==> yarrow <==
==> flow/design.v <==
(* keep_hierarchy = "yes", use_dsp = "yes" *)
module cordic_final #(
    parameter WIDTH = 32,          
    parameter FRAC = 14,           
    parameter ITER = 16,           
    parameter LOG_ITER = 4,         
    parameter POST_STAGES = 5       
)
(
    input wire                    clk,
    input wire                    rst_n,        
    input wire                    start,        
    input wire signed [WIDTH-1:0] x_in,         
    input wire                    func_select,  
    output reg                    busy,         
    output reg                    done,         
    output reg signed [WIDTH:0] result       
);
    localparam signed [WIDTH-1:0] ONE_Q = (1 << FRAC);         
    localparam signed [WIDTH-1:0] ONE_Q_1 = ONE_Q >> 1;         
    localparam signed [WIDTH-1:0] K_INV_SCALED = 16'sd19784;    
    wire [5:0] shift_lut [0:ITER-1];
    wire signed [WIDTH-1:0] atanh_lut [0:ITER-1];
    reg signed [WIDTH-1:0] x_pipe [0:ITER];
    reg signed [WIDTH-1:0] y_pipe [0:ITER];
    reg signed [WIDTH-1:0] z_pipe [0:ITER];
    reg valid_pipe [0:ITER];
    reg signed [WIDTH-1:0] x_input_pipe [0:POST_STAGES-1];
    reg signed [WIDTH-1:0] y_result_pipe [0:POST_STAGES-1];
    reg func_select_pipe [0:POST_STAGES-1];
    reg valid_post_pipe [0:POST_STAGES-1];
    reg signed [2*WIDTH-1:0] x_squared_pipe [0:POST_STAGES-1];
    reg signed [2*WIDTH-1:0] coeff_term_pipe [0:POST_STAGES-1];
    reg signed [WIDTH-1:0] one_minus_approx_pipe [0:POST_STAGES-1];
    reg signed [2*WIDTH-1:0] final_product_pipe [0:POST_STAGES-1];
    reg signed [WIDTH-1:0] extracted_result_pipe [0:POST_STAGES-1];
    reg [1:0] state, next_state;
    reg [LOG_ITER:0] stage_counter;
    localparam [1:0] IDLE = 2'b00;
    localparam [1:0] PROCESS = 2'b01;
    localparam [1:0] OUTPUT = 2'b10;
    reg signed [WIDTH-1:0] x_input_stored;  
    reg                    func_select_stored;
    integer i;
    assign shift_lut[0]  = 6'd1;   assign shift_lut[1]  = 6'd2;   assign shift_lut[2]  = 6'd3;   assign shift_lut[3]  = 6'd4;
    assign shift_lut[4]  = 6'd4;   assign shift_lut[5]  = 6'd5;   assign shift_lut[6]  = 6'd6;   assign shift_lut[7]  = 6'd7;
    assign shift_lut[8]  = 6'd8;   assign shift_lut[9]  = 6'd9;   assign shift_lut[10] = 6'd10;  assign shift_lut[11] = 6'd11;
    assign shift_lut[12] = 6'd12;  assign shift_lut[13] = 6'd13;  assign shift_lut[14] = 6'd13;  assign shift_lut[15] = 6'd14;
    assign atanh_lut[0]  = 16'sd9000;   assign atanh_lut[1]  = 16'sd4185;   assign atanh_lut[2]  = 16'sd2059;   assign atanh_lut[3]  = 16'sd1025;
    assign atanh_lut[4]  = 16'sd1025;   assign atanh_lut[5]  = 16'sd512;    assign atanh_lut[6]  = 16'sd256;    assign atanh_lut[7]  = 16'sd128;
    assign atanh_lut[8]  = 16'sd64;     assign atanh_lut[9]  = 16'sd32;     assign atanh_lut[10] = 16'sd16;     assign atanh_lut[11] = 16'sd8;
    assign atanh_lut[12] = 16'sd4;      assign atanh_lut[13] = 16'sd2;      assign atanh_lut[14] = 16'sd2;      assign atanh_lut[15] = 16'sd1;
    genvar stage;
    generate 
        for (stage = 0; stage < ITER; stage = stage + 1) 
        begin : cordic_pipeline
            wire z_positive;
            wire [5:0] current_shift;
            wire signed [WIDTH-1:0] x_shifted;
            wire signed [WIDTH-1:0] y_shifted;
            wire signed [WIDTH-1:0] atanh_val;
            assign z_positive = ~z_pipe[stage][WIDTH-1];
            assign current_shift = shift_lut[stage];
            assign x_shifted = x_pipe[stage] >>> current_shift;
            assign y_shifted = y_pipe[stage] >>> current_shift;
            assign atanh_val = atanh_lut[stage];
            always @(posedge clk or negedge rst_n) begin
                if (!rst_n) begin
                    x_pipe[stage+1] <= {WIDTH{1'b0}};
                    y_pipe[stage+1] <= {WIDTH{1'b0}};
                    z_pipe[stage+1] <= {WIDTH{1'b0}};
                    valid_pipe[stage+1] <= 1'b0;
                end else begin
                    (* use_dsp = "yes" *) x_pipe[stage+1] <= z_positive ? (x_pipe[stage] + y_shifted) : (x_pipe[stage] - y_shifted);
                    (* use_dsp = "yes" *) y_pipe[stage+1] <= z_positive ? (y_pipe[stage] + x_shifted) : (y_pipe[stage] - x_shifted);
                    (* use_dsp = "yes" *) z_pipe[stage+1] <= z_positive ? (z_pipe[stage] - atanh_val) : (z_pipe[stage] + atanh_val);
                    valid_pipe[stage+1] <= valid_pipe[stage];
                end
            end
        end
    endgenerate
    always @(posedge clk or negedge rst_n) begin
        if (!rst_n) begin
            x_input_pipe[0] <= {WIDTH{1'b0}};
            y_result_pipe[0] <= {WIDTH{1'b0}};
            func_select_pipe[0] <= 1'b0;
            valid_post_pipe[0] <= 1'b0;
            x_squared_pipe[0] <= {(2*WIDTH){1'b0}};
        end else begin
            x_input_pipe[0] <= x_input_stored;
            y_result_pipe[0] <= y_pipe[ITER];
            func_select_pipe[0] <= func_select_stored;
            valid_post_pipe[0] <= valid_pipe[ITER];
            (* use_dsp = "yes" *) x_squared_pipe[0] <= $signed(x_input_stored) * $signed(x_input_stored);
        end
    end
    always @(posedge clk or negedge rst_n) begin
        if (!rst_n) begin
            x_input_pipe[1] <= {WIDTH{1'b0}};
            y_result_pipe[1] <= {WIDTH{1'b0}};
            func_select_pipe[1] <= 1'b0;
            valid_post_pipe[1] <= 1'b0;
            coeff_term_pipe[1] <= {(2*WIDTH){1'b0}};
        end else begin
            x_input_pipe[1] <= x_input_pipe[0];
            y_result_pipe[1] <= y_result_pipe[0];
            func_select_pipe[1] <= func_select_pipe[0];
            valid_post_pipe[1] <= valid_post_pipe[0];
            (* use_dsp = "yes" *) coeff_term_pipe[1] <= (x_squared_pipe[0] * 23900) >>> 30;
        end
    end
    always @(posedge clk or negedge rst_n) begin
        if (!rst_n) begin
            x_input_pipe[2] <= {WIDTH{1'b0}};
            y_result_pipe[2] <= {WIDTH{1'b0}};
            func_select_pipe[2] <= 1'b0;
            valid_post_pipe[2] <= 1'b0;
            one_minus_approx_pipe[2] <= {WIDTH{1'b0}};
        end else begin
            x_input_pipe[2] <= x_input_pipe[1];
            y_result_pipe[2] <= y_result_pipe[1];
            func_select_pipe[2] <= func_select_pipe[1];
            valid_post_pipe[2] <= valid_post_pipe[1];
            (* use_dsp = "yes" *) one_minus_approx_pipe[2] <= ONE_Q - coeff_term_pipe[1][WIDTH-1:0];
        end
    end
    always @(posedge clk or negedge rst_n) begin
        if (!rst_n) begin
            x_input_pipe[3] <= {WIDTH{1'b0}};
            y_result_pipe[3] <= {WIDTH{1'b0}};
            func_select_pipe[3] <= 1'b0;
            valid_post_pipe[3] <= 1'b0;
            final_product_pipe[3] <= {(2*WIDTH){1'b0}};
        end else begin
            x_input_pipe[3] <= x_input_pipe[2];
            y_result_pipe[3] <= y_result_pipe[2];
            func_select_pipe[3] <= func_select_pipe[2];
            valid_post_pipe[3] <= valid_post_pipe[2];
            (* use_dsp = "yes" *) final_product_pipe[3] <= $signed(y_result_pipe[2]) * $signed(one_minus_approx_pipe[2]);
        end
    end
    always @(posedge clk or negedge rst_n) begin
        if (!rst_n) begin
            x_input_pipe[4] <= {WIDTH{1'b0}};
            y_result_pipe[4] <= {WIDTH{1'b0}};
            func_select_pipe[4] <= 1'b0;
            valid_post_pipe[4] <= 1'b0;
            extracted_result_pipe[4] <= {WIDTH{1'b0}};
        end else begin
            x_input_pipe[4] <= x_input_pipe[3];
            y_result_pipe[4] <= y_result_pipe[3];
            func_select_pipe[4] <= func_select_pipe[3];
            valid_post_pipe[4] <= valid_post_pipe[3];
            (* use_dsp = "yes" *) extracted_result_pipe[4] <= final_product_pipe[3] >>> FRAC;
        end
    end
    always @(*) begin
        case (state)
            IDLE: next_state = start ? PROCESS : IDLE;
            PROCESS: next_state = (stage_counter >= ITER + POST_STAGES + 3) ? OUTPUT : PROCESS; 
            OUTPUT: next_state = IDLE;
            default: next_state = IDLE;
        endcase
    end  
    always @(posedge clk or negedge rst_n) begin
        if (!rst_n) begin
            state <= IDLE;
            busy <= 1'b0;
            done <= 1'b0;
            result <= {WIDTH{1'b0}};
            stage_counter <= {(LOG_ITER+1){1'b0}};
            x_pipe[0] <= {WIDTH{1'b0}};
            y_pipe[0] <= {WIDTH{1'b0}};
            z_pipe[0] <= {WIDTH{1'b0}};
            valid_pipe[0] <= 1'b0;
            x_input_stored <= {WIDTH{1'b0}};
            func_select_stored <= 1'b0;
        end else begin
            state <= next_state;
            done <= 1'b0;  
            case (state)
                IDLE: begin
                    busy <= 1'b0;
                    stage_counter <= {(LOG_ITER+1){1'b0}};
                    if (start) begin
                        x_pipe[0] <= K_INV_SCALED;  
                        y_pipe[0] <= {WIDTH{1'b0}}; 
                        func_select_stored <= func_select;
                        if (func_select) begin  
                            z_pipe[0] <= x_in; 
                            x_input_stored <= x_in;
                        end else begin  
                            z_pipe[0] <= $signed(x_in) >>> 1; 
                            x_input_stored <= $signed(x_in) >>> 1;
                        end
                        valid_pipe[0] <= 1'b1;
                        busy <= 1'b1;
                        stage_counter <= {(LOG_ITER+1){1'b0}};
                    end
                end
                PROCESS: begin
                    stage_counter <= stage_counter + 1'b1;
                end
                OUTPUT: begin
                    busy <= 1'b0;
                    if (valid_post_pipe[POST_STAGES-1]) begin
                        if (func_select_pipe[POST_STAGES-1]) begin
                            result <= extracted_result_pipe[POST_STAGES-1];
                        end else begin
                            result <= (extracted_result_pipe[POST_STAGES-1] + ONE_Q) >>> 1;
                        end
                        done <= 1'b1;
                    end
                end
                default: begin
                    state <= IDLE;
                end
            endcase
        end
    end
endmodule                      
==> flow/run.sh <==
#!/bin/bash
# the make line also repeats each setting of config.mk as NAME=value (left out here)
make -C /OpenROAD-flow-scripts/flow DESIGN_CONFIG=/design/flow/config.mk WORK_HOME=/design/flow/orfs CLKGATE_MAP_FILE= finish
==> flow/config.mk <==
export PLATFORM = sky130hd
export DESIGN_NAME = cordic_final
export DESIGN_NICKNAME = cordic_final
export VERILOG_FILES = /design/flow/design.v
export SDC_FILE = /design/flow/constraint.sdc
export NUM_CORES = 4
export LEC_CHECK = 0
export CAP_MARGIN = 20
export CORE_MARGIN = 2
export CORE_UTILIZATION = 72
export CTS_CLUSTER_DIAMETER = 375
export CTS_CLUSTER_SIZE = 10
export PLACE_DENSITY = 0.4
export SETUP_SLACK_MARGIN = 1.08
export SLEW_MARGIN = 20
==> flow/constraint.sdc <==
create_clock -name core_clock -period 6.2 [get_ports {clk}]
set_input_delay 1.2400 -clock core_clock [delete_from_list [all_inputs] [get_ports {clk}]]
set_output_delay 1.2400 -clock core_clock [all_outputs]
set_load 0.01 [all_outputs]
==> inputs of nickel, as changes to yarrow <==
==> flow/config.mk (replaced) <==
export PLATFORM = sky130hd
export DESIGN_NAME = cordic_final
export DESIGN_NICKNAME = cordic_final
export VERILOG_FILES = /design/flow/design.v
export SDC_FILE = /design/flow/constraint.sdc
export NUM_CORES = 4
export LEC_CHECK = 0
export ABC_AREA = 1
export CAP_MARGIN = 20
export CORE_MARGIN = 2
export CORE_UTILIZATION = 72
export CTS_CLUSTER_DIAMETER = 34
export MAX_ROUTING_LAYER = met4
export SLEW_MARGIN = 20
==> flow/constraint.sdc (replaced) <==
create_clock -name core_clock -period 6.81 [get_ports {clk}]
set_input_delay 1.3620 -clock core_clock [delete_from_list [all_inputs] [get_ports {clk}]]
set_output_delay 1.3620 -clock core_clock [all_outputs]
set_load 0.01 [all_outputs]
==> qor summary <==
metric	yarrow	nickel
Area reported by Yosys stat	0.185 mm²	0.206 mm²
Chip area	0.261 mm²	0.290 mm²
Run status	finished with violations	stopped before the end
Stage where the flow stopped	-	5_1_grt
Layout check failures	negative setup slack	-
Synth Instances	19.6k	25.7k
# placed instances	23.6k	30.0k
Global placement routability congestion	0.981	1.07
Top cell area share	0.234	0.211
Number of buffers inserted during clock tree synthesis	195	337
DP Area	0.198 mm²	0.217 mm²
Quantity of gates resized following cts	310	392
Count of standard-cell rows	186	196
Area fraction in and, or, nand and nor cells	0.123	0.171
XORs/XNORs by Area	0.0870	0.0806
Cells in synth_stat.txt	19.6k	25.7k
Synth mux share	0.00815	0
Detailed placer's ending HPWL	378 mm	541 mm
Die Width	511 µm	538 µm
Number of library cell types mapped by synthesis	88	76
Adders+Majority by Area	0.360	0.324
Avg Inst Size Synth	9.47 µm²	7.99 µm²
Ao+oa area frac	0.119	0.110
Number of post-CTS setup repair buffers	83	82
Part of the Yosys area used for sequential elements	0.234	0.211
Initial cell density of the core	0.723	0.722
Synthesized area	0.185 mm²	0.206 mm²
Vert. Die Dim	511 µm	538 µm
Pre-CTS setup slack	-2040 ps	-423 ps

* * *

==> run X: inputs <==
Starts from the design.v that is shown in full above.
==> flow/config.mk <==
export PLATFORM = sky130hd
export DESIGN_NAME = cordic_final
export DESIGN_NICKNAME = cordic_final
export VERILOG_FILES = /design/flow/design.v
export SDC_FILE = /design/flow/constraint.sdc
export NUM_CORES = 4
export LEC_CHECK = 0
export CAP_MARGIN = 20
export CORE_MARGIN = 2
export CORE_UTILIZATION = 40
export HOLD_SLACK_MARGIN = 0.02
export SETUP_SLACK_MARGIN = 1.81
export SLEW_MARGIN = 5
==> flow/constraint.sdc <==
create_clock -name core_clock -period 12.0 [get_ports {clk}]
set_input_delay 2.4000 -clock core_clock [delete_from_list [all_inputs] [get_ports {clk}]]
set_output_delay 2.4000 -clock core_clock [all_outputs]
set_load 0.01 [all_outputs]
run.sh (not shown) runs the stock make flow with config.mk's settings and CLKGATE_MAP_FILE=.
==> run Z (differences from run X) <==
- ABC_AREA: default -> 1
- CORE_UTILIZATION: 40 -> 70
- CTS_CLUSTER_DIAMETER: default -> 233
- CTS_CLUSTER_SIZE: default -> 23
- HOLD_SLACK_MARGIN: 0.02 -> default
- SETUP_SLACK_MARGIN: 1.81 -> 1.02
- SLEW_MARGIN: 5 -> 20
==> flow/constraint.sdc (replaced) <==
create_clock -name core_clock -period 3.52 [get_ports {clk}]
set_input_delay 0.7040 -clock core_clock [delete_from_list [all_inputs] [get_ports {clk}]]
set_output_delay 0.7040 -clock core_clock [all_outputs]
set_load 0.01 [all_outputs]
==> notes <==
- Run X produced a clean layout. Run Z died in global routing (5_1_grt) on GRT-0232.
- Between run X and run Z, the lower die size is in run Z (gap about 60%, measured against run Z).
- Between run Z and run X, the lower area after synthesis is in run X (gap about 11%, measured against run X).
- Synthesized cell count: run X is smaller than run Z (about 24%).

* * *

==> job 7616 <==
RTL: the design.v shown in full above, as it stands there.
Settings: LEC_CHECK=0, CAP_MARGIN=20, CORE_MARGIN=2, CORE_UTILIZATION=46, SLEW_MARGIN=20; clock period 10.1 ns.
==> job 812: changes against job 7616 <==
--- a/flow/config.mk
+++ b/flow/config.mk
@@ -5,7 +5,8 @@
 export SDC_FILE = /design/flow/constraint.sdc
 export NUM_CORES = 4
 export LEC_CHECK = 0
+export ABC_AREA = 1
 export CAP_MARGIN = 20
 export CORE_MARGIN = 2
-export CORE_UTILIZATION = 46
+export CORE_UTILIZATION = 72
 export SLEW_MARGIN = 20
==> flow/constraint.sdc (replaced) <==
create_clock -name core_clock -period 7.99 [get_ports {clk}]
set_input_delay 1.5980 -clock core_clock [delete_from_list [all_inputs] [get_ports {clk}]]
set_output_delay 1.5980 -clock core_clock [all_outputs]
set_load 0.01 [all_outputs]
==> job 8718: changes against job 7616 <==
--- a/flow/config.mk
+++ b/flow/config.mk
@@ -7,5 +7,6 @@
 export LEC_CHECK = 0
 export CAP_MARGIN = 20
 export CORE_MARGIN = 2
-export CORE_UTILIZATION = 46
+export CORE_UTILIZATION = 72
+export CTS_CLUSTER_DIAMETER = 34
 export SLEW_MARGIN = 20
==> flow/constraint.sdc (replaced) <==
create_clock -name core_clock -period 8.25 [get_ports {clk}]
set_input_delay 1.6500 -clock core_clock [delete_from_list [all_inputs] [get_ports {clk}]]
set_output_delay 1.6500 -clock core_clock [all_outputs]
set_load 0.01 [all_outputs]
==> job 7961: changes against job 7616 <==
--- a/flow/config.mk
+++ b/flow/config.mk
@@ -7,5 +7,5 @@
 export LEC_CHECK = 0
 export CAP_MARGIN = 20
 export CORE_MARGIN = 2
-export CORE_UTILIZATION = 46
+export CORE_UTILIZATION = 40
 export SLEW_MARGIN = 20
==> flow/constraint.sdc (replaced) <==
create_clock -name core_clock -period 16.3 [get_ports {clk}]
set_input_delay 3.2600 -clock core_clock [delete_from_list [all_inputs] [get_ports {clk}]]
set_output_delay 3.2600 -clock core_clock [all_outputs]
set_load 0.01 [all_outputs]
==> out/qor.yml <==
logic_synthesis:
  synth.avg_cell_area_sq_um: 7.99
status:
  status: "finished clean"
finish:
  sh_seq_area_pct: 19.9
detailed_routing:
  antenna_cells: 12
setup_path:
  crit_path_top_delay_cell: "fa_1"
(the above is from job 812)
==> out/qor.yml <==
finish:
  finalNonFillerCells: 25100
  sh_seq_area_pct: 21.7
logic_synthesis:
  synth.avg_cell_area_sq_um: 9.47
  synthCells: 19600
setup_path:
  crit_path_top_delay_cell: "inv_1"
final_timing:
  relSlewSlack_pct: 27.6
status:
  status: "finished clean"
detailed_routing:
  antenna_cells: 1
(the above is from job 7616)
==> out/qor.yml <==
status:
  status: "finished clean"
detailed_routing:
  antenna_cells: 3
logic_synthesis:
  synth.avg_cell_area_sq_um: 9.47
setup_path:
  crit_path_top_delay_cell: "clkinv_1"
finish:
  sh_seq_area_pct: 21.6
(the above is from job 7961)
==> out/qor.yml <==
detailed_routing:
  antenna_cells: 12
final_timing:
  finalCriticalPeriod_ns: 8.10
status:
  status: "finished clean"
finish:
  sh_seq_area_pct: 21.0
setup_path:
  crit_path_top_delay_cell: "fa_2"
logic_synthesis:
  synth.avg_cell_area_sq_um: 9.47
grt:
  grt_max_degree: 159
(the above is from job 8718)
